==> design.v <==
module top (
    input clk,                   
    input mode,                  
    input song,                  
    input plus,                  
    input minus,                 
    input rst,                   
    input set,                   
    input refer,                 
    input player1,               
    input player2,               
    output reg [8:0] rope,       
    output reg [1:0] sel,        
    output reg [1:0] ledr,       
    output reg [1:0] ledg,       
    output reg [1:0] ledb,       
    output reg [3:0] ledop,      
    output reg [7:0] segdata1,   
    output reg [7:0] segdata0,   
    output reg [7:0] seg,        
    output reg [7:0] sel8,       
    output reg ledplayer1,       
    output reg ledplayer2,       
    output reg buzzer,           
    output reg round_indicator_1, 
    output reg round_indicator_2 
);
wire playsong;                   
wire song_pulse;                 
wire mode_pulse;                 
wire plus_pulse;                 
wire minus_pulse;                
wire set_pulse;                  
wire refer_pulse;                
wire player1_pulse;              
wire player2_pulse;              
wire [1:0] led_slowgreen;        
wire [3:0] led_midyellow;        
wire [1:0] led_fastred;          
wire [8:0] led_rope_afk1;        
wire [1:0] led_win_afk1;         
wire [1:0] led_test_afk1;        
wire [8:0] led_rope_afk2;        
wire [1:0] led_win_afk2;         
wire [1:0] led_test_afk2;        
reg gameoverflag;                    
reg win1;                        
reg win2;                        
reg draw;                        
reg winflag_1;                   
reg winflag_2;                   
reg buzzerflag;                  
reg [1:0] modereg;               
reg [3:0] cycle;                 
reg [2:0] scan;                  
reg [3:0] score1;                
reg [3:0] score2;                
reg [3:0] win;                   
reg [3:0] now_round_reg1;        
reg [3:0] now_round_reg0;        
reg [7:0] secreg;                
reg [3:0] secreg1;               
reg [3:0] secreg0;               
reg [7:0] sec;                   
reg [3:0] sec1;                  
reg [3:0] sec0;                  
reg [4:0] now_round;             
reg [1:0] cntdownsec;            
reg [1:0] buzzer_gameover_1;     
reg [3:0] buzzer_gameover_8;     
reg [3:0] next_state;            
reg [3:0] current_state;         
reg [63:0] dispseg;              
reg [23:0] flick_cnt_1Hz;        
reg [23:0] flick_cnt_2Hz;        
reg [22:0] flick_cnt_4Hz_1;      
reg [22:0] flick_cnt_4Hz_2;      
reg [22:0] flick_cnt_4_33Hz;     
reg [23:0] buzzer_cnt_1Hz;       
reg [22:0] buzzer_cnt_4Hz;       
reg [25:0] buzzer_cnt_0_5Hz;     
reg [23:0] countdown_1Hz;        
reg [23:0] win_cnt_2Hz;          
parameter init              = 4'd0;
parameter time_set          = 4'd1;
parameter round_set         = 4'd2;
parameter finish_setting    = 4'd3;
parameter counting_down     = 4'd4;
parameter gaming            = 4'd5;
parameter check             = 4'd6;
parameter gameover          = 4'd7;
debounce mode_debounce (                               
    .clk (clk),
    .rst (rst),
    .key (mode),
    .key_pulse (mode_pulse)
);
debounce song_debounce (                               
    .clk (clk),
    .rst (rst),
    .key (song),
    .key_pulse (song_pulse)
);
debounce sec_plus_debounce (                               
    .clk (clk),
    .rst (rst),
    .key (plus),
    .key_pulse (plus_pulse)
);
debounce sec_minus_debounce (                               
    .clk (clk),
    .rst (rst),
    .key (minus),
    .key_pulse (minus_pulse)
);
debounce set_debounce (                               
    .clk (clk),
    .rst (rst),
    .key (set),
    .key_pulse (set_pulse)
);
debounce refer_debounce (                               
    .clk (clk),
    .rst (rst),
    .key (refer),
    .key_pulse (refer_pulse)
);
debounce player1_debounce (                               
    .clk (clk),
    .rst (rst),
    .key (player1),
    .key_pulse (player1_pulse)
);
debounce player2_debounce (                               
    .clk (clk),
    .rst (rst),
    .key (player2),
    .key_pulse (player2_pulse)
);
breath_led_slow greenslow (
    .clk(clk),
    .rst(rst),
    .ledslow1(led_slowgreen[0]),
    .ledslow2(led_slowgreen[1])
);
breath_led_mid yellowmid (
    .clk(clk),
    .rst(rst),
    .ledmid11(led_midyellow[0]),
    .ledmid12(led_midyellow[1]),
    .ledmid21(led_midyellow[2]),
    .ledmid22(led_midyellow[3])
);
breath_led_fast redfast (
    .clk(clk),
    .rst(rst),
    .ledfast1(led_fastred[0]),
    .ledfast2(led_fastred[1])
);
breath_led_afk1 afk1(
    .clk(clk),
    .rst(rst),
    .ledafkrope(led_rope_afk1),
    .ledafk1(led_win_afk1[0]),
    .ledafk2(led_win_afk1[1]),
    .ledafk3(led_test_afk1[0]),
    .ledafk4(led_test_afk1[1])
);
breath_led_afk2 afk2(
    .clk(clk),
    .rst(rst),
    .ledafkrope(led_rope_afk2),
    .ledafk1(led_win_afk2[0]),
    .ledafk2(led_win_afk2[1]),
    .ledafk3(led_test_afk2[0]),
    .ledafk4(led_test_afk2[1])
);
playsongs bgm(
    .clk(clk),
    .rst(gameoverflag),
    .song(song_pulse),
    .buzzer(playsong)
);
always @(posedge clk or negedge rst)
begin
    if(!rst)
    begin
        ledop[1] <= 0;
        current_state <= init;
    end
    else
    begin
        current_state <= next_state;
        ledop[1] <= 1;
    end
end
always @(posedge clk)
begin
    case(current_state)
    init:   next_state <= time_set;
    time_set:
    begin
        if(set_pulse)
        next_state <= round_set;
    end
    round_set:
    begin
        if(set_pulse)
        next_state <= finish_setting;
    end
    finish_setting:
    begin
        if(refer_pulse)
        next_state <= counting_down;
    end
    counting_down:
    begin
        if(cntdownsec == 0)
        next_state <= gaming;
    end
    gaming:
    begin
        if(secreg > 0)
        begin
            if(rope[0] || rope[8])
            next_state <= check;
        end
        else
        next_state<= check;
    end
    check:
    begin
        if((score1 == win)|| (score2 == win))
        next_state <= gameover;
        else
        begin
            if(refer_pulse)
            next_state <= counting_down;
        end
    end
    gameover:
    begin
        next_state <= gameover;
    end
    endcase
end
always @(posedge clk)
begin
    case(current_state)
    init:
    begin
        score1  <= 0;
        score2  <= 0;
        win1    <= 0;
        win2    <= 0;
        now_round<=1;
        draw    <= 0;
    end
    gaming:
    begin
        if      (rope[0])   begin win1 <= 1; win2 <= 0; end
        else if (rope[8])   begin win1 <= 0; win2 <= 1; end
        else if ((rope[0]||rope[1]||rope[2]||rope[3])&&(secreg == 0)) begin win1 <= 1; win2 <= 0; end
        else if ((rope[5]||rope[6]||rope[7]||rope[8])&&(secreg == 0)) begin win1 <= 0; win2 <= 1; end
        else if (rope[4]&&(secreg == 0)) begin draw <= 1; end
    end
    check:
    begin
        if      (win1)  begin score1 <= score1 + 1; now_round <= now_round + 1; win1 <= 0; end
        else if (win2)  begin score2 <= score2 + 1; now_round <= now_round + 1; win2 <= 0; end
        else if (draw)  begin now_round <= now_round + 1; draw <= 0; end
    end
    default:
    begin
        win1 <= 0;
        win2 <= 0;
    end
    endcase
end
always @(posedge clk)
begin
    case(current_state)
    init:
    begin
        ledr    <= 2'b00;
        ledg    <= 2'b11;
        ledb    <= 2'b11;
    end
    time_set:
    begin
    if(set_pulse)  
    begin
        ledr[1] <= 1;
        ledg[1] <= 0;
    end
    end
    round_set:
    begin
    if(set_pulse)  
    begin
        ledr[0] <= 1;
        ledg[0] <= 0;
    end  
    end
    finish_setting:
    begin
        if(refer_pulse)
        begin
            ledr <= 2'b11;
            ledg <= 2'b11;
            ledb <= 2'b11;
            flick_cnt_4Hz_1 <= 0;
        end
    end
    counting_down:
    begin
        if(flick_cnt_4Hz_1 >= 3_000)
        begin
            ledr <= ~ledr;
            ledg <= ~ledg;
            ledb <= ~ledb;
            flick_cnt_4Hz_1 <= 0;
        end
        else flick_cnt_4Hz_1 <= flick_cnt_4Hz_1 + 1;
        if(cntdownsec == 0)
        begin
            ledr <= 2'b11;
            ledg <= 2'b11;
            ledb <= 2'b11;
        end
    end
    gaming:
    begin
        if(rope[4])
        begin
            ledg[0] <= led_slowgreen[0];
            ledg[1] <= led_slowgreen[1];
            ledr[1] <= 1;
            ledr[0] <= 1;
        end
        else if(rope[2]||rope[3]||rope[5]||rope[6])
        begin
            ledg[0] <= led_midyellow[0];
            ledr[0] <= led_midyellow[1];
            ledg[1] <= led_midyellow[2];
            ledr[1] <= led_midyellow[3];
        end
        else if(rope[0]||rope[1]||rope[7]||rope[8])
        begin
            ledg[0] <= 1;
            ledg[1] <= 1;
            ledr[0] <= led_fastred[0];
            ledr[1] <= led_fastred[1];
        end
    end
    default:
    begin
        ledr    <= 2'b11;
        ledg    <= 2'b11;
        ledb    <= 2'b11;
        flick_cnt_4Hz_1 <= 0;
    end
    endcase
end
always @(posedge clk)
begin
    case(current_state)
    init:
    begin
        sec     <= 5;
        win     <= 1;
    end
    time_set:
    begin
        if(plus_pulse)  
        begin
            if (sec >= 95)
            sec <= 5;
            else
            sec <= sec + 5;
        end
        if(minus_pulse)  
        begin
            if (sec <= 5)
            sec <= 95;
            else
            sec <= sec - 5;
        end
    end
    round_set:
    begin
        if(plus_pulse)  
        begin
            if(win == 9) win <= 1;
            else win <= win + 1;
        end
        if(minus_pulse)  
        begin
            if(win == 1) win <= 9;
            else win <= win - 1;
        end
    end
    default: begin win <= win; end
    endcase
end
always @(posedge clk)
begin
    case(current_state)
    init:
    begin
        ledop[3] <= 1;
        ledop[2] <= 1;
        ledop[0] <= 1;
    end
    time_set:
    begin
        if(set) ledop[0] <= 1;
        else    ledop[0] <= 0;
        if(plus)ledop[2] <= 1;
        else    ledop[2] <= 0;
        if(minus)ledop[3] <= 1;
        else    ledop[3] <= 0;
    end
    round_set:
    begin
        if(set) ledop[0] <= 1;
        else    ledop[0] <= 0;
        if(plus)ledop[2] <= 1;
        else    ledop[2] <= 0;
        if(minus)ledop[3] <= 1;
        else    ledop[3] <= 0;
    end
    default:
    begin
        ledop[3] <= 1;
        ledop[2] <= 1;
        ledop[0] <= 1;
    end
    endcase
end
always @(posedge clk)
begin
    case(current_state)
    counting_down:
    begin
        if(flick_cnt_1Hz >= 12_000)
        begin
            cntdownsec <= cntdownsec - 1;
            flick_cnt_1Hz <= 0;
        end
        else flick_cnt_1Hz <= flick_cnt_1Hz + 1;
    end
    default:
    begin
        flick_cnt_1Hz <= 0;
        cntdownsec <= 3;
    end
    endcase
end
always @(posedge clk)
begin
    case(current_state)
    init: countdown_1Hz <= 0;
    counting_down:
    begin
        secreg <= sec;
    end
    gaming:
    begin
        if(countdown_1Hz >= 12_000)
        begin
            countdown_1Hz <= 0;
            secreg <= secreg - 1;
        end
        else countdown_1Hz <= countdown_1Hz + 1;
    end
    check:
    begin
        if(rope[0]||rope[8])    secreg <= secreg;
        if(secreg == 0)         secreg <= secreg;
    end
    endcase
end
always @(posedge clk)
begin
    if(current_state == init)
    begin
        sec1    <= 0;
        sec0    <= 0;
        secreg1 <= 0;
        secreg0 <= 0;
        now_round_reg1 <= 0;
        now_round_reg0 <= 0;
    end
    sec0 <= sec % 10;
    sec1 <= sec / 10;
    secreg0 <= secreg % 10;
    secreg1 <= secreg / 10;
    now_round_reg0 <= now_round % 10;
    now_round_reg1 <= now_round / 10;
end
always @(posedge clk)
begin
    case(current_state)
    init:
    begin
        sel <= 2'b11;
        flick_cnt_2Hz <= 0;
    end
    time_set:
    begin
        if(flick_cnt_2Hz>=6_000)
        begin
            sel <= ~sel;
            flick_cnt_2Hz <= 0;
        end
        else flick_cnt_2Hz <= flick_cnt_2Hz + 1;
    end
    round_set:
    begin
    sel[0] <= 1;
    if(flick_cnt_2Hz>=6_000)
        begin
            sel[1] <= ~sel[1];
            flick_cnt_2Hz <= 0;
        end
    else flick_cnt_2Hz <= flick_cnt_2Hz + 1;
    end
    finish_setting: sel <= 2'b00;
    counting_down: sel <= 2'b10;
    gaming: sel <= 2'b00;
    endcase
end
always @(posedge clk)
begin
    case(current_state)
    init: dispseg <= 64'h0;
    time_set:
    begin
    case(sec0)
        0: segdata0 <= 8'h3f;
        5: segdata0 <= 8'h6d;
    endcase
    case(sec1)
        0: segdata1 <= 8'h3f;
        1: segdata1 <= 8'h06;
        2: segdata1 <= 8'h5b;
        3: segdata1 <= 8'h4f;
        4: segdata1 <= 8'h66;
        5: segdata1 <= 8'h6d;
        6: segdata1 <= 8'h7d;
        7: segdata1 <= 8'h07;
        8: segdata1 <= 8'h7f;
        9: segdata1 <= 8'h6f;
    endcase
    end
    round_set:
    begin
    case(win)
        1: segdata1 <= 8'h06;
        2: segdata1 <= 8'h5b;
        3: segdata1 <= 8'h4f;
        4: segdata1 <= 8'h66;
        5: segdata1 <= 8'h6d;
        6: segdata1 <= 8'h7d;
        7: segdata1 <= 8'h07;
        8: segdata1 <= 8'h7f;
        9: segdata1 <= 8'h6f;
    endcase
    end
    finish_setting:
    begin
    case(sec0)
        0: segdata0 <= 8'h3f;
        5: segdata0 <= 8'h6d;
    endcase
    case(sec1)
        0: segdata1 <= 8'h3f;
        1: segdata1 <= 8'h06;
        2: segdata1 <= 8'h5b;
        3: segdata1 <= 8'h4f;
        4: segdata1 <= 8'h66;
        5: segdata1 <= 8'h6d;
        6: segdata1 <= 8'h7d;
        7: segdata1 <= 8'h07;
        8: segdata1 <= 8'h7f;
        9: segdata1 <= 8'h6f;
    endcase
    case(win)
    1:
    begin
        dispseg[63:56] <= 8'h06;     
        dispseg[55:48] <= 8'h40;     
        dispseg[47:40] <= 8'h3f;     
        dispseg[39:32] <= 8'h3f;     
        dispseg[31:24] <= 8'h3f;     
        dispseg[23:16] <= 8'h40;     
        dispseg[15:8]  <= 8'h40;     
        dispseg[7:0]   <= 8'h3f;     
    end
    2:
    begin
        dispseg[63:56] <= 8'h5b;     
        dispseg[55:48] <= 8'h40;     
        dispseg[47:40] <= 8'h3f;     
        dispseg[39:32] <= 8'h3f;     
        dispseg[31:24] <= 8'h3f;     
        dispseg[23:16] <= 8'h40;     
        dispseg[15:8]  <= 8'h40;     
        dispseg[7:0]   <= 8'h3f;     
    end
    3:
    begin
        dispseg[63:56] <= 8'h4f;     
        dispseg[55:48] <= 8'h40;     
        dispseg[47:40] <= 8'h3f;     
        dispseg[39:32] <= 8'h3f;     
        dispseg[31:24] <= 8'h3f;     
        dispseg[23:16] <= 8'h40;     
        dispseg[15:8]  <= 8'h40;     
        dispseg[7:0]   <= 8'h3f;     
    end
    4:
    begin
        dispseg[63:56] <= 8'h66;     
        dispseg[55:48] <= 8'h40;     
        dispseg[47:40] <= 8'h3f;     
        dispseg[39:32] <= 8'h3f;     
        dispseg[31:24] <= 8'h3f;     
        dispseg[23:16] <= 8'h40;     
        dispseg[15:8]  <= 8'h40;     
        dispseg[7:0]   <= 8'h3f;     
    end
    5:
    begin
        dispseg[63:56] <= 8'h6d;     
        dispseg[55:48] <= 8'h40;     
        dispseg[47:40] <= 8'h3f;     
        dispseg[39:32] <= 8'h3f;     
        dispseg[31:24] <= 8'h3f;     
        dispseg[23:16] <= 8'h40;     
        dispseg[15:8]  <= 8'h40;     
        dispseg[7:0]   <= 8'h3f;     
    end
    6:
    begin
        dispseg[63:56] <= 8'h7d;     
        dispseg[55:48] <= 8'h40;     
        dispseg[47:40] <= 8'h3f;     
        dispseg[39:32] <= 8'h3f;     
        dispseg[31:24] <= 8'h3f;     
        dispseg[23:16] <= 8'h40;     
        dispseg[15:8]  <= 8'h40;     
        dispseg[7:0]   <= 8'h3f;     
    end
    7:
    begin
        dispseg[63:56] <= 8'h07;     
        dispseg[55:48] <= 8'h40;     
        dispseg[47:40] <= 8'h3f;     
        dispseg[39:32] <= 8'h3f;     
        dispseg[31:24] <= 8'h3f;     
        dispseg[23:16] <= 8'h40;     
        dispseg[15:8]  <= 8'h40;     
        dispseg[7:0]   <= 8'h3f;     
    end
    8:
    begin
        dispseg[63:56] <= 8'h7f;     
        dispseg[55:48] <= 8'h40;     
        dispseg[47:40] <= 8'h3f;     
        dispseg[39:32] <= 8'h3f;     
        dispseg[31:24] <= 8'h3f;     
        dispseg[23:16] <= 8'h40;     
        dispseg[15:8]  <= 8'h40;     
        dispseg[7:0]   <= 8'h3f;     
    end
    9:
    begin
        dispseg[63:56] <= 8'h6f;     
        dispseg[55:48] <= 8'h40;     
        dispseg[47:40] <= 8'h3f;     
        dispseg[39:32] <= 8'h3f;     
        dispseg[31:24] <= 8'h3f;     
        dispseg[23:16] <= 8'h40;     
        dispseg[15:8]  <= 8'h40;     
        dispseg[7:0]   <= 8'h3f;     
    end
    endcase
    end
    counting_down:
    begin
    case(now_round_reg1)
        0: dispseg[47:40] <=8'h3f;
        1: dispseg[47:40] <=8'h06;
        2: dispseg[47:40] <=8'h5b;
        3: dispseg[47:40] <=8'h4f;
        4: dispseg[47:40] <=8'h66;
        5: dispseg[47:40] <=8'h6d;
        6: dispseg[47:40] <=8'h7d;
        7: dispseg[47:40] <=8'h07;
        8: dispseg[47:40] <=8'h7f;
        9: dispseg[47:40] <=8'h6f;
    endcase
    case(now_round_reg0)
        0: dispseg[39:32] <=8'h3f;
        1: dispseg[39:32] <=8'h06;
        2: dispseg[39:32] <=8'h5b;
        3: dispseg[39:32] <=8'h4f;
        4: dispseg[39:32] <=8'h66;
        5: dispseg[39:32] <=8'h6d;
        6: dispseg[39:32] <=8'h7d;
        7: dispseg[39:32] <=8'h07;
        8: dispseg[39:32] <=8'h7f;
        9: dispseg[39:32] <=8'h6f;
    endcase
    case(cntdownsec)   
        3: segdata0 <= 8'h4f;
        2: segdata0 <= 8'h5b;
        1: segdata0 <= 8'h06;
        0: segdata0 <= 8'h3f;
    endcase
    end
    gaming:
    begin
    case(secreg0)
        0: segdata0 <= 8'h3f;
        1: segdata0 <= 8'h06;
        2: segdata0 <= 8'h5b;
        3: segdata0 <= 8'h4f;
        4: segdata0 <= 8'h66;
        5: segdata0 <= 8'h6d;
        6: segdata0 <= 8'h7d;
        7: segdata0 <= 8'h07;
        8: segdata0 <= 8'h7f;
        9: segdata0 <= 8'h6f;
    endcase
    case(secreg1)
        0: segdata1 <= 8'h3f;
        1: segdata1 <= 8'h06;
        2: segdata1 <= 8'h5b;
        3: segdata1 <= 8'h4f;
        4: segdata1 <= 8'h66;
        5: segdata1 <= 8'h6d;
        6: segdata1 <= 8'h7d;
        7: segdata1 <= 8'h07;
        8: segdata1 <= 8'h7f;
        9: segdata1 <= 8'h6f;
    endcase
    end
    check:
    begin
    case(score1)
        0: dispseg[31:24] <= 8'h3f;
        1: dispseg[31:24] <= 8'h06;
        2: dispseg[31:24] <= 8'h5b;
        3: dispseg[31:24] <= 8'h4f;
        4: dispseg[31:24] <= 8'h66;
        5: dispseg[31:24] <= 8'h6d;
        6: dispseg[31:24] <= 8'h7d;
        7: dispseg[31:24] <= 8'h07;
        8: dispseg[31:24] <= 8'h7f;
        9: dispseg[31:24] <= 8'h6f;
    endcase
    case(score2)
        0: dispseg[7 : 0] <= 8'h3f;
        1: dispseg[7 : 0] <= 8'h06;
        2: dispseg[7 : 0] <= 8'h5b;
        3: dispseg[7 : 0] <= 8'h4f;
        4: dispseg[7 : 0] <= 8'h66;
        5: dispseg[7 : 0] <= 8'h6d;
        6: dispseg[7 : 0] <= 8'h7d;
        7: dispseg[7 : 0] <= 8'h07;
        8: dispseg[7 : 0] <= 8'h7f;
        9: dispseg[7 : 0] <= 8'h6f;
    endcase
    end
    gameover:
    begin
    if(score1 == win)
    begin
        dispseg[63:56] <= 8'h7d;
        dispseg[55:48] <= 8'h7d;
        dispseg[47:40] <= 8'h7d;
        dispseg[39:32] <= 8'h7d;
        dispseg[31:24] <= 8'h38;
        dispseg[23:16] <= 8'h3f;
        dispseg[15:8]  <= 8'h6d;
        dispseg[7:0]   <= 8'h79;
    end
    if(score2 == win)
    begin
        dispseg[63:56] <= 8'h38;
        dispseg[55:48] <= 8'h3f;
        dispseg[47:40] <= 8'h6d;
        dispseg[39:32] <= 8'h79;
        dispseg[31:24] <= 8'h7d;
        dispseg[23:16] <= 8'h7d;
        dispseg[15:8]  <= 8'h7d;
        dispseg[7:0]   <= 8'h7d;
    end
    end
    endcase
end
always @(posedge clk)
begin
    if(current_state >= finish_setting)
    begin
        scan <= scan + 1;
        case(scan)
        3'd0: begin sel8 <= 8'b1111_1110; seg <= dispseg[7:0]; end
        3'd1: begin sel8 <= 8'b1111_1101; seg <= dispseg[15:8]; end
        3'd2: begin sel8 <= 8'b1111_1011; seg <= dispseg[23:16]; end
        3'd3: begin sel8 <= 8'b1111_0111; seg <= dispseg[31:24]; end
        3'd4: begin sel8 <= 8'b1110_1111; seg <= dispseg[39:32]; end
        3'd5: begin sel8 <= 8'b1101_1111; seg <= dispseg[47:40]; end
        3'd6: begin sel8 <= 8'b1011_1111; seg <= dispseg[55:48]; end
        3'd7: begin sel8 <= 8'b0111_1111; seg <= dispseg[63:56]; end
        endcase
    end
    else sel8 <= 8'b1111_1111;
    if(current_state == init)
    begin
        scan <= 0;
        seg  <= 8'h00;
    end
end
always @(posedge clk)
begin
    case(current_state)
    init:
    begin
        flick_cnt_4_33Hz <= 0;
        cycle <= 1;
        winflag_2 <= 0;
        flick_cnt_4Hz_2 <= 0;
        rope <= 9'b0000_0_0000;
    end
    time_set:
    begin
        if      (modereg == 2'b00) rope <= led_rope_afk1;
        else if (modereg == 2'b01)
        begin
            rope[8:5] <= led_rope_afk2[8:5];
            rope[3:0] <= led_rope_afk2[3:0];
            rope[4] <= led_rope_afk2[4];
        end
        else if (modereg == 2'b10) rope <= 9'b1111_1_1111;
        else if (modereg == 2'b11) rope <= 9'b0000_0_0000;
    end
    round_set:
    begin
        if      (modereg == 2'b00) rope <= led_rope_afk1;
        else if (modereg == 2'b01)
        begin
            rope[8:5] <= led_rope_afk2[8:5];
            rope[3:0] <= led_rope_afk2[3:0];
            rope[4] <= led_rope_afk2[4];
        end
        else if (modereg == 2'b10) rope <= 9'b1111_1_1111;
        else if (modereg == 2'b11) rope <= 9'b0000_0_0000;
    end
    finish_setting: rope <= 9'b0000_0_0000;
    counting_down:
    begin
        if (flick_cnt_4_33Hz >= 2_769)
        begin
            cycle <= cycle + 1;
            flick_cnt_4_33Hz <= 0;
        end
        else flick_cnt_4_33Hz <= flick_cnt_4_33Hz + 1;
        case(cycle)
            1: rope <= 9'b1000_0_0001;
            2: rope <= 9'b0100_0_0010;
            3: rope <= 9'b0010_0_0100;
            4: rope <= 9'b0001_0_1000;
            5: rope <= 9'b0000_1_0000;
            6: rope <= 9'b0001_0_1000;
            7: rope <= 9'b0010_0_0100;
            8: rope <= 9'b0100_0_0010;
            9: rope <= 9'b1000_0_0001;
            10:rope <= 9'b0100_0_0010;
            11:rope <= 9'b0010_0_0100;
            12:rope <= 9'b0001_0_1000;
            13:rope <= 9'b0000_1_0000;
        endcase
    end
    gaming:
    begin
        if(player1_pulse) rope <= {rope[7:0],rope[8]};
        if(player2_pulse) rope <= {rope[0],rope[8:1]};
    end
    check:
    begin
        if((score1==win || score2==win )) winflag_2 <= 1;
        rope <= rope;
        flick_cnt_4_33Hz <= 0;
        cycle <= 1;
    end
    gameover:
    begin
        if((score1==win || score2==win ) && (winflag_2 == 1))
        begin
            rope <= 9'b0101_0_1010;
            winflag_2 <= 0;
        end
        if(flick_cnt_4Hz_2 >= 3_000)
        begin
            rope <= ~rope;
            flick_cnt_4Hz_2 <= 0;
        end
        else flick_cnt_4Hz_2 <= flick_cnt_4Hz_2 + 1;
    end
    default:
    begin
        flick_cnt_4_33Hz <= 0;
        cycle <= 1;
    end
    endcase
end
always @(posedge clk)
begin
    case(current_state)
    time_set:
    begin
        if(set_pulse||plus_pulse||minus_pulse||buzzerflag)
        begin
            if(buzzer_cnt_4Hz <= 1_500)
            begin
                buzzerflag <= 1;
                buzzer <= 1;
                buzzer_cnt_4Hz <= buzzer_cnt_4Hz + 1;
            end
            else
            begin
                buzzerflag <= 0;
                buzzer <= 0;
                buzzer_cnt_4Hz <= 0;
            end
        end
    end
    round_set:
    begin
        if(plus_pulse||minus_pulse||buzzerflag)
        begin
            if(buzzer_cnt_4Hz <= 1_500)
            begin
                buzzerflag <= 1;
                buzzer <= 1;
                buzzer_cnt_4Hz <= buzzer_cnt_4Hz + 1;
            end
            else
            begin
                buzzerflag <= 0;
                buzzer <= 0;
                buzzer_cnt_4Hz <= 0;
            end
        end
        if(set_pulse) buzzerflag <= 1;
    end
    finish_setting:
    begin
        if(buzzer_cnt_4Hz <= 1_500 && buzzerflag == 1)
        begin
            buzzerflag <= 1;
            buzzer <= 1;
            buzzer_cnt_4Hz <= buzzer_cnt_4Hz + 1;
        end
        else
        begin
            buzzerflag <= 0;
            buzzer <= 0;
            buzzer_cnt_4Hz <= 0;
        end
    end
    counting_down:
    begin
        if(buzzer_cnt_1Hz >= 6_000)
        begin
            buzzer <= ~buzzer;
            buzzer_cnt_1Hz <= 0;
        end
        else buzzer_cnt_1Hz <= buzzer_cnt_1Hz + 1;
    end
    check:
    begin
        if((score1==win || score2==win )) winflag_1 <= 1;
        if(buzzer_cnt_4Hz >= 1_500 && buzzer_gameover_8 < 8)
        begin
            buzzer <= ~buzzer;
            buzzer_cnt_4Hz <= 0;
            buzzer_gameover_8 <= buzzer_gameover_8 + 1;
        end
        else buzzer_cnt_4Hz <= buzzer_cnt_4Hz + 1;
    end
    gameover:
    begin
        if((score1==win || score2==win ) && (winflag_1 == 1))
        begin
            buzzer <= ~buzzer;
            winflag_1 <= 0;
        end
        if(buzzer_cnt_0_5Hz >= 24_000 && buzzer_gameover_1 < 1)
        begin
            buzzer <= ~buzzer;
            buzzer_cnt_0_5Hz <= 0;
            gameoverflag <= 1;
            buzzer_gameover_1 <= buzzer_gameover_1 + 1;
        end
        else buzzer_cnt_0_5Hz <= buzzer_cnt_0_5Hz + 1;
        if(buzzer_gameover_1 == 1)  buzzer <= playsong;
    end
    default:
    begin
        buzzer <= 0;
        buzzer_gameover_8 <= 0;
        buzzer_gameover_1 <= 0;
        buzzer_cnt_4Hz <= 0;
        buzzer_cnt_0_5Hz <= 0;
        winflag_1 <= 0;
        buzzerflag <= 0;
        gameoverflag <= 0;
    end 
    endcase
    if(current_state == init) buzzer_cnt_1Hz <= 0;
end
always @(posedge clk) 
begin
    case(current_state)
    time_set:
    begin
        if(modereg == 2'b00)
        begin
            ledplayer1 <= led_win_afk1[0];  
            ledplayer2 <= led_win_afk1[1];
        end
        else if(modereg == 2'b01)
        begin
            ledplayer1 <= led_win_afk2[0];  
            ledplayer2 <= led_win_afk2[1];
        end
        else if(modereg == 2'b10)
        begin
            ledplayer1 <= 1;  
            ledplayer2 <= 1;
        end
        else if(modereg == 2'b11)
        begin
            ledplayer1 <= 0;  
            ledplayer2 <= 0;
        end
    end
    round_set:
    begin
        if(modereg == 2'b00)
        begin
            ledplayer1 <= led_win_afk1[0];  
            ledplayer2 <= led_win_afk1[1];
        end
        else if(modereg == 2'b01)
        begin
            ledplayer1 <= led_win_afk2[0];  
            ledplayer2 <= led_win_afk2[1];
        end
        else if(modereg == 2'b10)
        begin
            ledplayer1 <= 1;  
            ledplayer2 <= 1;
        end
        else if(modereg == 2'b11)
        begin
            ledplayer1 <= 0;  
            ledplayer2 <= 0;
        end
    end
    check:
    begin
        if(win_cnt_2Hz >= 3_000)
        begin
            win_cnt_2Hz <= 0;
            if(rope[0]||rope[1]||rope[2]||rope[3])
            ledplayer1 <= ~ledplayer1;
            if(rope[5]||rope[6]||rope[7]||rope[8])
            ledplayer2 <= ~ledplayer2;
        end
        else win_cnt_2Hz <= win_cnt_2Hz + 1;
    end
    gameover:
    begin
        if(win_cnt_2Hz >= 3_000)
        begin
            win_cnt_2Hz <= 0;
            if(score1 == win)
            ledplayer1 <= ~ledplayer1;
            if(score2 == win)
            ledplayer2 <= ~ledplayer2;
        end
        else win_cnt_2Hz <= win_cnt_2Hz + 1;
    end
    default:
    begin
        ledplayer1 <= 0;
        ledplayer2 <= 0;
        win_cnt_2Hz <= 0;
    end
    endcase
end
always @(posedge clk)
begin
    case(current_state)
    time_set:
    begin
        if(modereg == 2'b00)
        begin
            round_indicator_1 <= led_test_afk1[0];
            round_indicator_2 <= led_test_afk1[1];
        end
        else if(modereg == 2'b01)
        begin
            round_indicator_1 <= led_test_afk2[0];
            round_indicator_2 <= led_test_afk2[1];
        end
        else if(modereg == 2'b10)
        begin
            round_indicator_1 <= 1;
            round_indicator_2 <= 1;
        end
        else if(modereg == 2'b11)
        begin
            round_indicator_1 <= 0;
            round_indicator_2 <= 0;
        end
    end
    round_set:
    begin
        if(modereg == 2'b00)
        begin
            round_indicator_1 <= led_test_afk1[0];
            round_indicator_2 <= led_test_afk1[1];
        end
        else if(modereg == 2'b01)
        begin
            round_indicator_1 <= led_test_afk2[0];
            round_indicator_2 <= led_test_afk2[1];
        end
        else if(modereg == 2'b10)
        begin
            round_indicator_1 <= 1;
            round_indicator_2 <= 1;
        end
        else if(modereg == 2'b11)
        begin
            round_indicator_1 <= 0;
            round_indicator_2 <= 0;
        end
    end
    default:
    begin
        round_indicator_1 <= 0;
        round_indicator_2 <= 0;
    end
    endcase
end
always @(posedge clk or negedge rst)
begin
    if(!rst) modereg <= 2'b00;
    else if(mode_pulse) modereg <= modereg + 1;
end
endmodule
module debounce (clk,rst,key,key_pulse);
parameter       N  =  1;                       
input             clk;
input             rst;
input 	[N-1:0]   key;                         
output  [N-1:0]   key_pulse;                   
reg     [N-1:0]   key_rst_pre;                 
reg     [N-1:0]   key_rst;                     
wire    [N-1:0]   key_edge;                    
always @(posedge clk or negedge rst)
begin
    if (!rst) begin
        key_rst <= {N{1'b1}};                 
        key_rst_pre <= {N{1'b1}};
    end
    else begin
        key_rst <= key;                      
        key_rst_pre <= key_rst;              
    end    
end
assign key_edge = key_rst_pre & (~key_rst); 
reg	[7:0]	  cnt;                        
always @(posedge clk or negedge rst)
begin
    if(!rst)
        cnt <= 8'h0;
    else if(key_edge)
        cnt <= 8'h0;
    else
        cnt <= cnt + 1'h1;
end  
reg     [N-1:0]   key_sec_pre;                 
reg     [N-1:0]   key_sec;                    
always @(posedge clk or negedge rst)
begin
    if (!rst) 
        key_sec <= {N{1'b1}};                
    else if (cnt==8'hff)
        key_sec <= key;  
end
always @(posedge clk or negedge rst)
begin
    if (!rst)
        key_sec_pre <= {N{1'b1}};
    else                   
        key_sec_pre <= key_sec;             
end      
assign key_pulse = key_sec_pre & (~key_sec);     
endmodule
module breath_led_slow(clk,rst,ledslow1,ledslow2);
input clk;             	 
input rst;             	 
output reg ledslow1;     
output reg ledslow2;
reg [24:0] cnt1;       	 
reg [24:0] cnt2;       	 
reg flag;              	 
parameter   CNT_NUM = 40;	 
always@(posedge clk or negedge rst) begin 
	if(!rst) begin
		cnt1<=13'd0;
		end 
	else begin
		if(cnt1>=CNT_NUM-1) 
			cnt1<=1'b0;
		else 
			cnt1<=cnt1+1'b1; 
		end
	end
always@(posedge clk or negedge rst) begin 
	if(!rst) begin
		cnt2<=13'd0;
		flag<=1'b0;
	end 
	else begin
		if(cnt1==CNT_NUM-1) begin	 
			if(!flag) begin       	 
				if(cnt2>=CNT_NUM-1)	 
					flag<=1'b1;
				else
					cnt2<=cnt2+1'b1;
			end 
			else begin           	 
				if(cnt2<=0)          
					flag<=1'b0;
				else 
					cnt2<=cnt2-1'b1;
			end
		end
	else cnt2<=cnt2;   	 
	ledslow1 <= (cnt1<cnt2)?1'b0:1'b1;
	ledslow2 <= (cnt2<cnt1)?1'b0:1'b1;
	end
end
endmodule
module breath_led_mid(clk,rst,ledmid11,ledmid12,ledmid21,ledmid22);
input clk;             	 
input rst;             	 
output reg ledmid11;     
output reg ledmid12;
output reg ledmid21;
output reg ledmid22;
reg [24:0] cnt1;       	 
reg [24:0] cnt2;       	 
reg flag;              	 
parameter   CNT_NUM = 24;	 
always@(posedge clk or negedge rst) begin 
	if(!rst) begin
		cnt1<=13'd0;
		end 
	else begin
		if(cnt1>=CNT_NUM-1) 
			cnt1<=1'b0;
		else 
			cnt1<=cnt1+1'b1; 
		end
	end
always@(posedge clk or negedge rst) begin 
	if(!rst) begin
		cnt2<=13'd0;
		flag<=1'b0;
	end 
	else begin
		if(cnt1==CNT_NUM-1) begin	 
			if(!flag) begin       	 
				if(cnt2>=CNT_NUM-1)	 
					flag<=1'b1;
				else
					cnt2<=cnt2+1'b1;
			end 
			else begin           	 
				if(cnt2<=0)          
					flag<=1'b0;
				else 
					cnt2<=cnt2-1'b1;
			end
		end
	else cnt2<=cnt2;   	 
	ledmid11 <= (cnt1<cnt2)?1'b0:1'b1;
	ledmid12 <= ledmid11;
	ledmid21 <= (cnt2<cnt1)?1'b0:1'b1;
	ledmid22 <= ledmid21;
	end
end
endmodule
module breath_led_fast(clk,rst,ledfast1,ledfast2);
input clk;             	 
input rst;             	 
output reg ledfast1;     
output reg ledfast2;
reg [24:0] cnt1;       	 
reg [24:0] cnt2;       	 
reg flag;              	 
parameter   CNT_NUM = 15;	 
always@(posedge clk or negedge rst) begin 
	if(!rst) begin
		cnt1<=13'd0;
		end 
	else begin
		if(cnt1>=CNT_NUM-1) 
			cnt1<=1'b0;
		else 
			cnt1<=cnt1+1'b1; 
		end
	end
always@(posedge clk or negedge rst) begin 
	if(!rst) begin
		cnt2<=13'd0;
		flag<=1'b0;
	end 
	else begin
		if(cnt1==CNT_NUM-1) begin	 
			if(!flag) begin       	 
				if(cnt2>=CNT_NUM-1)	 
					flag<=1'b1;
				else
					cnt2<=cnt2+1'b1;
			end 
			else begin           	 
				if(cnt2<=0)          
					flag<=1'b0;
				else 
					cnt2<=cnt2-1'b1;
			end
		end
	else cnt2<=cnt2;   	 
	ledfast1 <= (cnt1<cnt2)?1'b0:1'b1;
	ledfast2 <= (cnt2<cnt1)?1'b0:1'b1;
	end
end
endmodule
module breath_led_afk1(clk,rst,ledafkrope,ledafk1,ledafk2,ledafk3,ledafk4);
input clk;             	 
input rst;             	 
output reg [8:0] ledafkrope;     
output reg ledafk1;
output reg ledafk2;
output reg ledafk3;
output reg ledafk4;
reg [24:0] cnt1;       	 
reg [24:0] cnt2;       	 
reg flag;              	 
parameter   CNT_NUM = 40;	 
always@(posedge clk or negedge rst) begin 
	if(!rst) begin
		cnt1<=13'd0;
		end 
	else begin
		if(cnt1>=CNT_NUM-1) 
			cnt1<=1'b0;
		else 
			cnt1<=cnt1+1'b1; 
		end
	end
always@(posedge clk or negedge rst) begin 
	if(!rst) begin
		cnt2<=13'd0;
		flag<=1'b0;
	end 
	else begin
		if(cnt1==CNT_NUM-1) begin	 
			if(!flag) begin       	 
				if(cnt2>=CNT_NUM-1)	 
					flag<=1'b1;
				else
					cnt2<=cnt2+1'b1;
			end 
			else begin           	 
				if(cnt2<=0)          
					flag<=1'b0;
				else 
					cnt2<=cnt2-1'b1;
			end
		end
	else cnt2<=cnt2;   	 
	ledafkrope[8] <= (cnt1<cnt2)?1'b0:1'b1;
	ledafkrope[7] <= (cnt1<cnt2)?1'b0:1'b1;
	ledafkrope[6] <= (cnt1<cnt2)?1'b0:1'b1;
	ledafkrope[5] <= (cnt1<cnt2)?1'b0:1'b1;
	ledafkrope[4] <= (cnt1<cnt2)?1'b0:1'b1;
	ledafkrope[3] <= (cnt1<cnt2)?1'b0:1'b1;
	ledafkrope[2] <= (cnt1<cnt2)?1'b0:1'b1;
	ledafkrope[1] <= (cnt1<cnt2)?1'b0:1'b1;
	ledafkrope[0] <= (cnt1<cnt2)?1'b0:1'b1;
	ledafk1 <= (cnt1<cnt2)?1'b0:1'b1;
	ledafk2 <= (cnt1<cnt2)?1'b0:1'b1;
	ledafk3 <= (cnt1<cnt2)?1'b0:1'b1;
	ledafk4 <= (cnt1<cnt2)?1'b0:1'b1;
	end
end
endmodule
module breath_led_afk2(clk,rst,ledafkrope,ledafk1,ledafk2,ledafk3,ledafk4);
input clk;             	 
input rst;             	 
output reg [8:0] ledafkrope;     
output reg ledafk1;
output reg ledafk2;
output reg ledafk3;
output reg ledafk4;
reg [24:0] cnt1;       	 
reg [24:0] cnt2;       	 
reg flag;              	 
parameter   CNT_NUM = 40;	 
always@(posedge clk or negedge rst) begin 
	if(!rst) begin
		cnt1<=13'd0;
		end 
	else begin
		if(cnt1>=CNT_NUM-1) 
			cnt1<=1'b0;
		else 
			cnt1<=cnt1+1'b1; 
		end
	end
always@(posedge clk or negedge rst) begin 
	if(!rst) begin
		cnt2<=13'd0;
		flag<=1'b0;
	end 
	else begin
		if(cnt1==CNT_NUM-1) begin	 
			if(!flag) begin       	 
				if(cnt2>=CNT_NUM-1)	 
					flag<=1'b1;
				else
					cnt2<=cnt2+1'b1;
			end 
			else begin           	 
				if(cnt2<=0)          
					flag<=1'b0;
				else 
					cnt2<=cnt2-1'b1;
			end
		end
	else cnt2<=cnt2;   	 
	ledafkrope[8] <= (cnt1<cnt2)?1'b0:1'b1;
	ledafkrope[7] <= (cnt1<cnt2)?1'b0:1'b1;
	ledafkrope[6] <= (cnt1<cnt2)?1'b0:1'b1;
	ledafkrope[5] <= (cnt1<cnt2)?1'b0:1'b1;
	ledafkrope[4] <= (cnt1>cnt2)?1'b0:1'b1;
	ledafkrope[3] <= (cnt1<cnt2)?1'b0:1'b1;
	ledafkrope[2] <= (cnt1<cnt2)?1'b0:1'b1;
	ledafkrope[1] <= (cnt1<cnt2)?1'b0:1'b1;
	ledafkrope[0] <= (cnt1<cnt2)?1'b0:1'b1;
	ledafk1 <= (cnt1>cnt2)?1'b0:1'b1;
	ledafk2 <= (cnt1>cnt2)?1'b0:1'b1;
	ledafk3 <= (cnt1>cnt2)?1'b0:1'b1;
	ledafk4 <= (cnt1>cnt2)?1'b0:1'b1;
	end
end
endmodule
module playsongs(
    input clk,
    input rst,
    input song,
    output reg buzzer
);
parameter   N_sil= 440,  
            N_do = 458,  
            N_re = 408,  
            N_mi = 364,  
            N_fa = 343,  
            N_so = 306,  
            N_la = 272,  
            N_si = 243,  
            stoptime= 11,
            dotime  = 13,
            retime  = 14,
            mitime  = 16,
            fatime  = 17,
            sotime  = 19,
            latime  = 22,
            sitime  = 24;
reg [16:0]	cnt0;	     
reg [10:0]	cnt1;	     
reg	[6 :0]	cnt2;	     
reg	[16:0]	pre_set;	 
wire[16:0]	pre_div;	 
reg	[10:0]	cishu;	     
wire[10:0]	cishu_div;	 
reg [1: 0]  flag;	     
reg	[6 :0]	YINFU;	     
always @(posedge clk or negedge rst)
begin
    if(!rst)        flag <= 2'b00;
    else if(song)   flag <= flag + 1;
end
always @(posedge clk or negedge rst)
begin
    if(!rst)                YINFU <= 66;
    else if(flag == 2'b00)  YINFU <= 66;
    else if(flag == 2'b01)  YINFU <= 48;
    else if(flag == 2'b10)  YINFU <= 36;
    else                    YINFU <= 1;
end
always @(posedge clk or negedge rst)
begin
    if(!rst)                    cnt0 <= 0;
    else if(flag == 2'b11)      cnt0 <= 0;
    else if(song)               cnt0 <= 0;
    else
    begin
        if(cnt0 == pre_set - 1) cnt0 <= 0;
        else                    cnt0 <= cnt0 + 1;
    end
end
always @(posedge clk or negedge rst)
begin
    if(!rst)                    cnt1 <= 0;
    else if(flag == 2'b11)      cnt1 <= 0;
    else if(song)               cnt1 <= 0;
    else
    begin
        if(cnt0 == pre_set - 1)
        begin
            if(cnt1 == cishu)   cnt1 <= 0;
            else                cnt1 <= cnt1 + 1;
        end
    end
end
always @(posedge clk or negedge rst)
begin
    if(!rst)                        cnt2 <= 0;
    else if(flag == 2'b11)          cnt2 <= 0;
    else if(song)                   cnt2 <= 0;
    else
    begin
        if(cnt1 == cishu && cnt0 == pre_set - 1)
        begin
            if(cnt2 == YINFU - 1)   cnt2 <= 0;
            else                    cnt2 <= cnt2 + 1;
        end
    end
end
always @(*)
begin
    case(pre_set)
        N_sil:cishu<= stoptime;
        N_do:cishu <= dotime;
        N_re:cishu <= retime;
        N_mi:cishu <= mitime;
        N_fa:cishu <= fatime;
        N_so:cishu <= sotime;
        N_la:cishu <= latime;
        N_si:cishu <= sitime;
        default:cishu <= stoptime;
    endcase
end
always @(*)
begin
    if(flag == 2'b00)
    begin
        case(cnt2)	 
            0 : pre_set <= N_mi;
            1 : pre_set <= N_mi;
            2 : pre_set <= N_fa;
            3 : pre_set <= N_so;
            4 : pre_set <= N_so;
            5 : pre_set <= N_fa;
            6 : pre_set <= N_mi;
            7 : pre_set <= N_re;
            8 : pre_set <= N_do;
            9 : pre_set <= N_do;
            10: pre_set <= N_re;
            11: pre_set <= N_mi;            
            12: pre_set <= N_mi;
            13: pre_set <= N_re;
            14: pre_set <= N_re;
            15: pre_set <= N_sil;
            16: pre_set <= N_mi;
            17: pre_set <= N_mi;
            18: pre_set <= N_fa;
            19: pre_set <= N_so;
            20: pre_set <= N_so;
            21: pre_set <= N_fa;
            22: pre_set <= N_mi;
            23: pre_set <= N_re;
            24: pre_set <= N_do;
            25: pre_set <= N_do;
            26: pre_set <= N_re;
            27: pre_set <= N_mi;
            28: pre_set <= N_re;
            29: pre_set <= N_do;
            30: pre_set <= N_do;
            31: pre_set <= N_sil;
            32: pre_set <= N_re;
            33: pre_set <= N_re;
            34: pre_set <= N_mi;
            35: pre_set <= N_do;
            36: pre_set <= N_re;
            37: pre_set <= N_mi;
            38: pre_set <= N_fa;
            39: pre_set <= N_mi;
            40: pre_set <= N_do;
            41: pre_set <= N_re;
            42: pre_set <= N_mi;
            43: pre_set <= N_fa;
            44: pre_set <= N_mi;
            45: pre_set <= N_re;
            46: pre_set <= N_do;
            47: pre_set <= N_re;
            48: pre_set <= N_so;
            49: pre_set <= N_sil;
            50: pre_set <= N_mi;
            51: pre_set <= N_mi;
            52: pre_set <= N_fa;
            53: pre_set <= N_so;
            54: pre_set <= N_so;
            55: pre_set <= N_fa;
            56: pre_set <= N_mi;
            57: pre_set <= N_re;
            58: pre_set <= N_do;
            59: pre_set <= N_do;
            60: pre_set <= N_re;
            61: pre_set <= N_mi;
            62: pre_set <= N_re;
            63: pre_set <= N_do;
            64: pre_set <= N_do;
            65: pre_set <= N_sil;
            default: pre_set <= N_sil;
        endcase
    end
    else if (flag == 2'b01)
    begin
        case(cnt2)	 
            0 : pre_set <= N_do;
            1 : pre_set <= N_do;
            2 : pre_set <= N_so;
            3 : pre_set <= N_so;
            4 : pre_set <= N_la;
            5 : pre_set <= N_la;
            6 : pre_set <= N_so;
            7 : pre_set <= N_sil;
            8 : pre_set <= N_fa;
            9 : pre_set <= N_fa;
            10: pre_set <= N_mi;
            11: pre_set <= N_mi;
            12: pre_set <= N_re;
            13: pre_set <= N_re;
            14: pre_set <= N_do;
            15: pre_set <= N_sil;
            16: pre_set <= N_so;
            17: pre_set <= N_so;
            18: pre_set <= N_fa;
            19: pre_set <= N_fa;
            20: pre_set <= N_mi;
            21: pre_set <= N_mi;
            22: pre_set <= N_re;
            23: pre_set <= N_sil;
            24: pre_set <= N_so;
            25: pre_set <= N_so;
            26: pre_set <= N_fa;
            27: pre_set <= N_fa;
            28: pre_set <= N_mi;
            29: pre_set <= N_mi;
            30: pre_set <= N_re;
            31: pre_set <= N_sil;
            32: pre_set <= N_do;
            33: pre_set <= N_do;
            34: pre_set <= N_so;
            35: pre_set <= N_so;
            36: pre_set <= N_la;
            37: pre_set <= N_la;
            38: pre_set <= N_so;
            39: pre_set <= N_sil;
            40: pre_set <= N_fa;
            41: pre_set <= N_fa;
            42: pre_set <= N_mi;
            43: pre_set <= N_mi;
            44: pre_set <= N_re;
            45: pre_set <= N_re;
            46: pre_set <= N_do;
            47: pre_set <= N_sil;
            default: pre_set <= N_sil;
        endcase
    end
    else if (flag == 2'b10)
    begin
        case(cnt2)	 
            0 : pre_set <= N_do;
            1 : pre_set <= N_re;
            2 : pre_set <= N_mi;
            3 : pre_set <= N_do;
            4 : pre_set <= N_do;
            5 : pre_set <= N_re;
            6 : pre_set <= N_mi;
            7 : pre_set <= N_do;
            8 : pre_set <= N_mi;
            9 : pre_set <= N_fa;
            10: pre_set <= N_so;
            11: pre_set <= N_sil;
            12: pre_set <= N_mi;
            13: pre_set <= N_fa;
            14: pre_set <= N_so;
            15: pre_set <= N_sil;
            16: pre_set <= N_so;
            17: pre_set <= N_la;
            18: pre_set <= N_so;
            19: pre_set <= N_fa;
            20: pre_set <= N_mi;
            21: pre_set <= N_do;
            22: pre_set <= N_so;
            23: pre_set <= N_la;
            24: pre_set <= N_so;
            25: pre_set <= N_fa;
            26: pre_set <= N_mi;
            27: pre_set <= N_do;
            28: pre_set <= N_re;
            29: pre_set <= N_so;
            30: pre_set <= N_do;
            31: pre_set <= N_sil;
            32: pre_set <= N_re;
            33: pre_set <= N_so;
            34: pre_set <= N_do;
            35: pre_set <= N_sil;
            default: pre_set <= N_sil;
        endcase
    end
    else    pre_set <= N_sil;
end
assign pre_div = pre_set / 2;
assign cishu_div = cishu * 4 / 5;
always @(posedge clk or negedge rst)
begin
    if(!rst)                    buzzer <= 0;
    else if(pre_set != N_sil)
    begin
        if(cnt1 < cishu_div)
        begin
            if(cnt0 < pre_div)  buzzer <= 0;
            else                buzzer <= 1;
        end
        else                    buzzer <= 0;
    end
    else                        buzzer <= 0;
end
endmodule
==> run.sh <==
#!/bin/bash
# the make line also repeats each setting of config.mk as NAME=value (left out here)
make -C /OpenROAD-flow-scripts/flow DESIGN_CONFIG=/design/flow/config.mk WORK_HOME=/design/flow/orfs CLKGATE_MAP_FILE= finish
==> config.mk <==
export PLATFORM = sky130hd
export DESIGN_NAME = top
export DESIGN_NICKNAME = top
export VERILOG_FILES = /design/flow/design.v
export SDC_FILE = /design/flow/constraint.sdc
export NUM_CORES = 4
export LEC_CHECK = 0
export CAP_MARGIN = 5
export CELL_PAD_IN_SITES_DETAIL_PLACEMENT = 1
export CORE_MARGIN = 4
export CORE_UTILIZATION = 16
export CTS_CLUSTER_SIZE = 72
export GPL_ROUTABILITY_DRIVEN = 1
export GPL_TIMING_DRIVEN = 0
export MAX_ROUTING_LAYER = met4
export SETUP_SLACK_MARGIN = 0.06
export SLEW_MARGIN = 0
export TNS_END_PERCENT = 80
==> constraint.sdc <==
create_clock -name core_clock -period 6.83 [get_ports {clk}]
set_input_delay 1.3660 -clock core_clock [delete_from_list [all_inputs] [get_ports {clk}]]
set_output_delay 1.3660 -clock core_clock [all_outputs]
set_load 0.01 [all_outputs]
==> summary.txt, run 1 <==
yosys + openroad results -> adder share 0.100, vias per inst 4.08, CP peak stage delay 560 ps, Post-synth EDFFs 328, CP max FO 10, chip area 305,000 um2, Psw 6.15 mW, WS Path Type register to register, post-synthesis simple-gate area fraction 0.180, ys cells 4,893, Core Area 294,000 um2, Max-Cap Viols 0, reg2reg start bgm.cnt2[5], Final setup viols 0, cell area after layout 57,400 um2, filler cell count 34,600, Max Fclk 155 MHz, CP arrival 7070 ps, P_clk 5.36 mW, critical path depth in cells 28, Worst-Skew Late Latency 740 ps, TritonCTS Buffers 94, largest net degree at the start of global routing 116, Routability Congestion 0.869, Worst setup EP type register, CTS tree yes, IO Pins 68, area fraction in compound gates 0.141, Routed WL per cell 14.0 um, H-Tree Depth 3, Comb pwr share 0.268, DRC violations left 0, crit path buf inv count 4, first drt pass iteration count 7, crit path from bgm.cnt2[5], Top Consumer registers, OpenROAD warning count 103, Slew Limit Headroom 0.0931, Comb group 4.70 mW, post-synth cell types 92, Yosys top cell by instances nor2_1, Cells after Synth 4,893, die height 552 um, Pint 11.4 mW, antenna violation net count after detailed routing 0, TritonCTS Sinks 824, XOR/XNOR Area Share 0.0677, maximum vdd drop 0.000221 V, yosys stat area 47,400 um2, Net count, final 5,632, R2R depth 28, Yosys top cell area share 0.208, main logic family after synthesis simple AND/OR/NAND/NOR gates, global route overflow 0, period utilisation layout 0.942, post-synthesis register bit count 824, reg2reg end bgm.buzzer, Final Max Slew Viols 0, asr flop ratio synth 0.487, biggest area cells edfxtp_1 (21%), dfrtp_1 (19%), ha_1 (9.7%), Critical Path Sink bgm.buzzer, dpl hpwl 95,200 um, outcome timing/DRC/antenna clean, worst slew pin tran 1360 ps, Mapped Area 47,400 um2, clock share of power 0.306, initial antenna violation count 8, CP most frequent cell ha_1, seq pwr 7.46 mW, area delta synth->final 21.2%, instance area at placement 53,900 um2, All-Layer GR Usage 0.0851, clk_skew 82.8 ps, average size of a mapped cell 9.68 um2, routed wire length 130,000 um, Worst path top cell family by delay AND-OR/OR-AND gates, Final Hold Fails 0, number of global-route vias before repair 39,400, Slowest-stage cell, CP buf_1, final hold slack 293 ps, Commonest cells post-synth nor2_1 (514), nand2_1 (370), dfrtp_1 (368), ha_1 (368), edfxtp_1 (328), power density cells 305 nW/um2, P_leak 22.3 nW, Max Buffers Root-to-Sink 3, Hold Buf Count CTS 0, Mux area share 0.0129, DR iter-0 viols 2,252, sequential group share of total power 0.426, Commonest flop dfrtp_1, required time worst endpoint 7470 ps, YS warnings 8, Synth Seq Share 0.461, width of the chip 552 um, area leader, netlist edfxtp_1, row count 199, fin crit period 6430 ps, CTS clk-pin slew, worst paths 70 ps, R2R Setup Slk 400 ps, switching share of power 0.351, Setup crit start kind register, root buf cell clkbuf_16, Hold WC Path Type register to async pin, first-pass GRT wire length 211,000 um, Design Power 17.5 mW, number of port buffers 64, pre-placement core utilization 0.161, via count 37,800
## cell type report
type                            count  area (um2)  area share
Inverter                          291        1100      0.0192
Timing Repair Buffer               87        1000      0.0175
Tap cell                         3919        4900      0.0854
Antenna cell                        2        5.00   0.0000872
Buffer                            174         727      0.0127
Sequential cell                   824       21800       0.380
Clock inverter                     53         699      0.0122
Multi-Input combinational cell   3777       24600       0.428
Clock buffer                      121        2580      0.0450
## through the flow
stage | utilization | setup WS, ps | std cells | setup TNS (ps)
after floorplan | - | 463 | 5068 | 0
after global placement | 0.182 | -13680 | 9051 | -4792340
after detailed placement | 0.183 | -1240 | 9065 | -1240
after CTS | 0.195 | 79.6 | 9238 | 0
after global routing | 0.195 | -0.701 | 9248 | -0.701
final | 0.195 | 397 | 9248 | 0
## routing by layer
| metal | vias up | global-route usage | routed length (um) |
|---|---|---|---|
| met2 | 729 | 0.143 | 62600 |
| met1 | 18700 | 0.105 | 58200 |
| met3 | 243 | 0.0133 | 5420 |
| li1 | 18100 | - | - |
| met4 | 0 | 0.0257 | 3690 |
| met5 | - | - | 0 |
## timing repair
action / 4_1_cts / 5_1_grt
setup buffers: 1 / 8
pin swaps: 1 / 5
gates cloned: 0 / 0
endpoints found under the setup margin: 1 / 1
resized: 12 / 28
==> inputs of run 2 (changes only) <==
- ABC_AREA: not set -> 0
- CAP_MARGIN: 5 -> 20
- CORE_ASPECT_RATIO: not set -> 1.96
- CORE_MARGIN: 4 -> 7
- CTS_CLUSTER_DIAMETER: not set -> 308
- CTS_CLUSTER_SIZE: 72 -> not set
- GPL_ROUTABILITY_DRIVEN: 1 -> not set
- GPL_TIMING_DRIVEN: 0 -> not set
- MAX_ROUTING_LAYER: met4 -> not set
- PLACE_DENSITY: not set -> 0.65
- SLEW_MARGIN: 0 -> 20
- TNS_END_PERCENT: 80 -> 15
- clock period: 6.83 -> 5.04 ns (I/O delays scaled with it)
==> run 2 against run 1 <==
  * The layout now fails its checks (negative setup slack)
  * Critical path depth decreased by 1
  * Sequential power increased by 39%
  * Sequential share of layout area decreased by 0.65 points
  * Cell area increased by 1.8%
  * Synthesized cell count unchanged
  * Via count increased by 1.9%
  * Hold slack got worse by 32 ps
  * Largest cell class unchanged
  * Critical path type unchanged
  * Core utilization increased by 0.32 points
  * Cell count increased by 0.44%
  * First-iteration DRC count decreased by 29%
  * Register-to-register slack got worse by 710 ps
  * Combinational power increased by 24%
==> summary.txt, run 2 <==
yosys + openroad results -> clock share of power 0.314, Mapped Area 47,400 um2, routed wire length 134,000 um, Max Buffers Root-to-Sink 3, WL met3 4390 um, Mux area share 0.0129, chip area 312,000 um2, main logic family after synthesis simple AND/OR/NAND/NOR gates, post-synthesis simple-gate area fraction 0.180, area fraction in compound gates 0.141, reg2reg end bgm.buzzer, crit path buf inv count 4, antenna violation net count after detailed routing 0, R2R Setup Slk -320 ps, vias per inst 4.15, Commonest flop dfrtp_1, clk_skew 65.4 ps, Final Max Slew Viols 0, Routability Congestion 0.911, P_leak 23.0 nW, first-pass GRT wire length 216,000 um, Setup WS pre-CTS -581 ps, Psw 8.16 mW, Post-synth EDFFs 328, global route overflow 0, post-synth cell types 92, CTS clk-pin slew, worst paths 60 ps, outcome failed layout checks, Max Fclk 187 MHz, ys cells 4,893, TritonCTS Buffers 90, Final WS setup -317 ps, Core Area 295,000 um2, Comb pwr share 0.247, seq pwr 10.4 mW, power density cells 405 nW/um2, layout check faults negative setup slack, root buf cell clkbuf_16, maximum vdd drop 0.000275 V, P_clk 7.43 mW, Critical Path Sink bgm.buzzer, WS Path Type register to register, Max-Cap Viols 0, Yosys top cell by instances nor2_1, Slew Limit Headroom 0.202, worst slew pin tran 1180 ps, Synth Seq Share 0.461, Worst-Skew Late Latency 730 ps, width of the chip 403 um, CP peak stage delay 440 ps, Routed WL per cell 14.5 um, filler cell count 34,600, All-Layer GR Usage 0.0830, critical path depth in cells 27, area leader, netlist edfxtp_1, R2R depth 27, initial antenna violation count 3, area delta synth->final 23.3%, Yosys top cell area share 0.208, crit path from bgm.cnt2[1], dpl hpwl 102,000 um, CTS tree yes, number of global-route vias before repair 42,400, post-synthesis register bit count 824, DRC violations left 0, H-Tree Depth 3, Worst path top cell family by delay AND-OR/OR-AND gates, Top Consumer registers, switching share of power 0.345, Comb group 5.85 mW, met2 routed WL 75,900 um, Hold WC Path Type input pin to async pin, Cells after Synth 4,893, CP arrival 5970 ps, pre-placement core utilization 0.161, sequential group share of total power 0.439, Hold Buf Count CTS 0, OpenROAD warning count 101, DR iter-0 viols 1,605, M1 WL 44,500 um, CP max FO 5, largest net degree at the start of global routing 100, Commonest cells post-synth nor2_1 (514), nand2_1 (370), dfrtp_1 (368), ha_1 (368), edfxtp_1 (328), average size of a mapped cell 9.68 um2, Slowest-stage cell, CP dfrtp_2, number of port buffers 64, required time worst endpoint 5660 ps, row count 279, asr flop ratio synth 0.487, via count 38,500, Final setup viols 1, die height 776 um, Final Hold Fails 0, CP most frequent cell ha_4, IO Pins 68, XOR/XNOR Area Share 0.0677, biggest area cells edfxtp_1 (21%), dfrtp_1 (19%), ha_1 (9.7%), Pint 15.5 mW, yosys stat area 47,400 um2, TritonCTS Sinks 824, period utilisation layout 1.06, final hold slack 261 ps, RSZ-0062 raised after global routing true, reg2reg start bgm.cnt2[1], fin crit period 5360 ps, YS warnings 8, Net count, final 5,656, adder share 0.100, Worst setup EP type register, highest metal used met4, first drt pass iteration count 7, Setup crit start kind register
## run 2: layout make-up
type	count	area, um2	area share
Antenna cell	4	10.0	0.000171
Clock buffer	113	2470	0.0423
Tap cell	3934	4920	0.0842
Clock inverter	57	883	0.0151
Sequential cell	824	21800	0.374
Inverter	291	1100	0.0189
Multi-Input combinational cell	3777	24800	0.424
Timing Repair Buffer	289	2440	0.0418
## run 2: through the flow
step	total power [mW]	std cells	util	setup TNS (ps)	area (um2)
CTS	23.9	9277	0.198	-255	58300
global placement	15.9	9100	0.186	-504	54700
detailed placement	16.2	9100	0.186	-581	54700
global route	24.8	9286	0.198	-528	58400
floorplan	13.8	5068	-	-408	48200
finish	23.7	9289	0.198	-317	58400
## run 2: repair_timing
action,4_1_cts,5_1_grt
buffers inserted,7,8
gates cloned,0,0
pin swaps,25,18
setup endpoints to repair,1,1
resized,32,21
## run 2: routing by layer
metal  up-vias  GRT usage
li1      18100          -
met1     19200     0.0722
met2       734      0.172
met3       451     0.0114
met4         0     0.0547
met5         -          0
==> inputs of run 3 (changes only) <==
- CAP_MARGIN: 20 -> 40
- CELL_PAD_IN_SITES_DETAIL_PLACEMENT: 1 -> not set
- CORE_ASPECT_RATIO: 1.96 -> not set
- CORE_MARGIN: 7 -> 2
- CORE_UTILIZATION: 16 -> 72
- CTS_CLUSTER_DIAMETER: 308 -> 357
- CTS_CLUSTER_SIZE: not set -> 14
- HOLD_SLACK_MARGIN: not set -> -0.04
- PLACE_DENSITY: 0.65 -> not set
- PLACE_DENSITY_LB_ADDON: not set -> 0.14
- SETUP_SLACK_MARGIN: 0.06 -> 1.25
- TNS_END_PERCENT: 15 -> not set
- clock period: 5.04 -> 4.33 ns (I/O delays scaled with it)
==> run 3 against run 2 <==
  * The layout still fails its checks (negative setup slack)
  * Clock power down 21%
  * Combinational power up 23%
  * Flip-flop count unchanged
  * Critical path type unchanged
  * Cell area down 4.4%
  * Core utilization up 65 points
  * Non-clock buffer count up 152
  * Largest power group unchanged
  * Sequential power up about 20%
  * Highest routed layer unchanged
  * Register-to-register slack worse by 650 ps
==> summary.txt, run 3 <==
yosys + openroad results -> final non-filler cell total 6,322, width of the chip 261 um, worst slew pin tran 929 ps, area delta synth->final 17.9%, Comb pwr share 0.288, Hold WC Path Type register to async pin, Net count, final 5,788, Worst setup EP type register, critical path depth in cells 32, pre-placement core utilization 0.723, biggest area cells edfxtp_1 (21%), dfrtp_1 (19%), ha_1 (9.7%), number of global-route vias before repair 37,000, RSZ-0062 raised after global routing true, TNS Setup -32,000 ps, adder share 0.100, Max Buffers Root-to-Sink 3, TritonCTS Buffers 68, maximum vdd drop 0.000318 V, clk_skew 29.0 ps, post-synthesis simple-gate area fraction 0.180, reg2reg end bgm.cnt2[4], post-synth cell types 92, Setup WS pre-CTS -1070 ps, CTS clk-pin slew, worst paths 70 ps, Slew Limit Headroom 0.380, final hold slack 161 ps, chip area 67,900 um2, row count 94, Pint 16.3 mW, XOR/XNOR Area Share 0.0677, antenna violation net count after detailed routing 0, Synth Seq Share 0.461, final core occ 0.853, Design Power 25.1 mW, period utilisation layout 1.22, dpl hpwl 77,200 um, WS Path Type register to register, area leader, netlist edfxtp_1, Final setup viols 36, via count 39,000, ant diodes 0, post-synthesis register bit count 824, layout check faults negative setup slack, root buf cell clkbuf_16, Worst-Skew Late Latency 620 ps, routed wire length 118,000 um, yosys stat area 47,400 um2, Psw 8.73 mW, number of port buffers 64, Critical Path Sink bgm.cnt2[4], Worst path top cell family by delay buffers and inverters, CP max FO 6, clock share of power 0.234, P_leak 23.3 nW, Post-synth EDFFs 328, fin crit period 5300 ps, CTS tree yes, global route overflow 0, vias per inst 6.17, IO Pins 68, power density cells 449 nW/um2, first-pass GRT wire length 182,000 um, Final Hold Fails 0, reg2reg start bgm.cnt2[0], Placed Cells 6,045, filler cell count 3,486, H-Tree Depth 3, Max-Cap Viols 0, Routed WL per cell 18.7 um, Mux area share 0.0129, Cells after Synth 4,893, R2R Setup Slk -970 ps, YS warnings 8, Routability Congestion 0.923, crit path from bgm.cnt2[0], required time worst endpoint 4820 ps, Setup crit start kind register, Commonest cells post-synth nor2_1 (514), nand2_1 (370), dfrtp_1 (368), ha_1 (368), edfxtp_1 (328), largest net degree at the start of global routing 115, Top Consumer registers, die height 261 um, All-Layer GR Usage 0.326, P_clk 5.85 mW, Yosys top cell by instances nor2_1, average size of a mapped cell 9.68 um2, CP peak stage delay 480 ps, main logic family after synthesis simple AND/OR/NAND/NOR gates, seq pwr 12.0 mW, CP arrival 5790 ps, initial antenna violation count 1, Yosys top cell area share 0.208, TritonCTS Sinks 824, crit path buf inv count 18, area fraction in compound gates 0.141, Max Fclk 189 MHz, OpenROAD warning count 103, instance area at placement 51,100 um2, Comb group 7.21 mW, Mapped Area 47,400 um2, cell area after layout 55,900 um2, Final Max Slew Viols 0, Commonest flop dfrtp_1, Final WS setup -968 ps, DRC violations left 0, Slowest-stage cell, CP dfrtp_2, outcome failed layout checks, switching share of power 0.348, asr flop ratio synth 0.487, R2R depth 32, ys cells 4,893, Core Area 65,500 um2, first drt pass iteration count 7, DR iter-0 viols 3,694, sequential group share of total power 0.479
[run 3: metal layers]
layer  vias to the layer above  GRT usage  wire length [um]
met5                         -          0                 0
met1                     18800      0.422             48400
met3                       359     0.0422              6720
li1                      18400          -                 -
met2                      1469      0.563             58600
met4                         0      0.122              4690
[run 3: final cells by class]
cell class / count / area, um2 / share of cell area
Multi-Input combinational cell: 3778 / 26000 / 0.466
Sequential cell: 824 / 21900 / 0.391
Timing Repair Buffer: 441 / 3780 / 0.0677
Clock buffer: 119 / 1920 / 0.0345
Inverter: 291 / 1120 / 0.0201
Tap cell: 864 / 1080 / 0.0194
Clock inverter: 4 / 65.1 / 0.00116
Timing Repair inverter: 1 / 5.00 / 0.0000896
[run 3: what timing repair did]
item / in CTS / in global routing
hold buffers: 0 / 0
cloned: 1 / 3
setup endpoints to repair: 91 / 193
buffers inserted: 37 / 113
pin swaps: 115 / 147
resized: 158 / 193
No activity file was given, so power comes from the tool's default toggle rates.
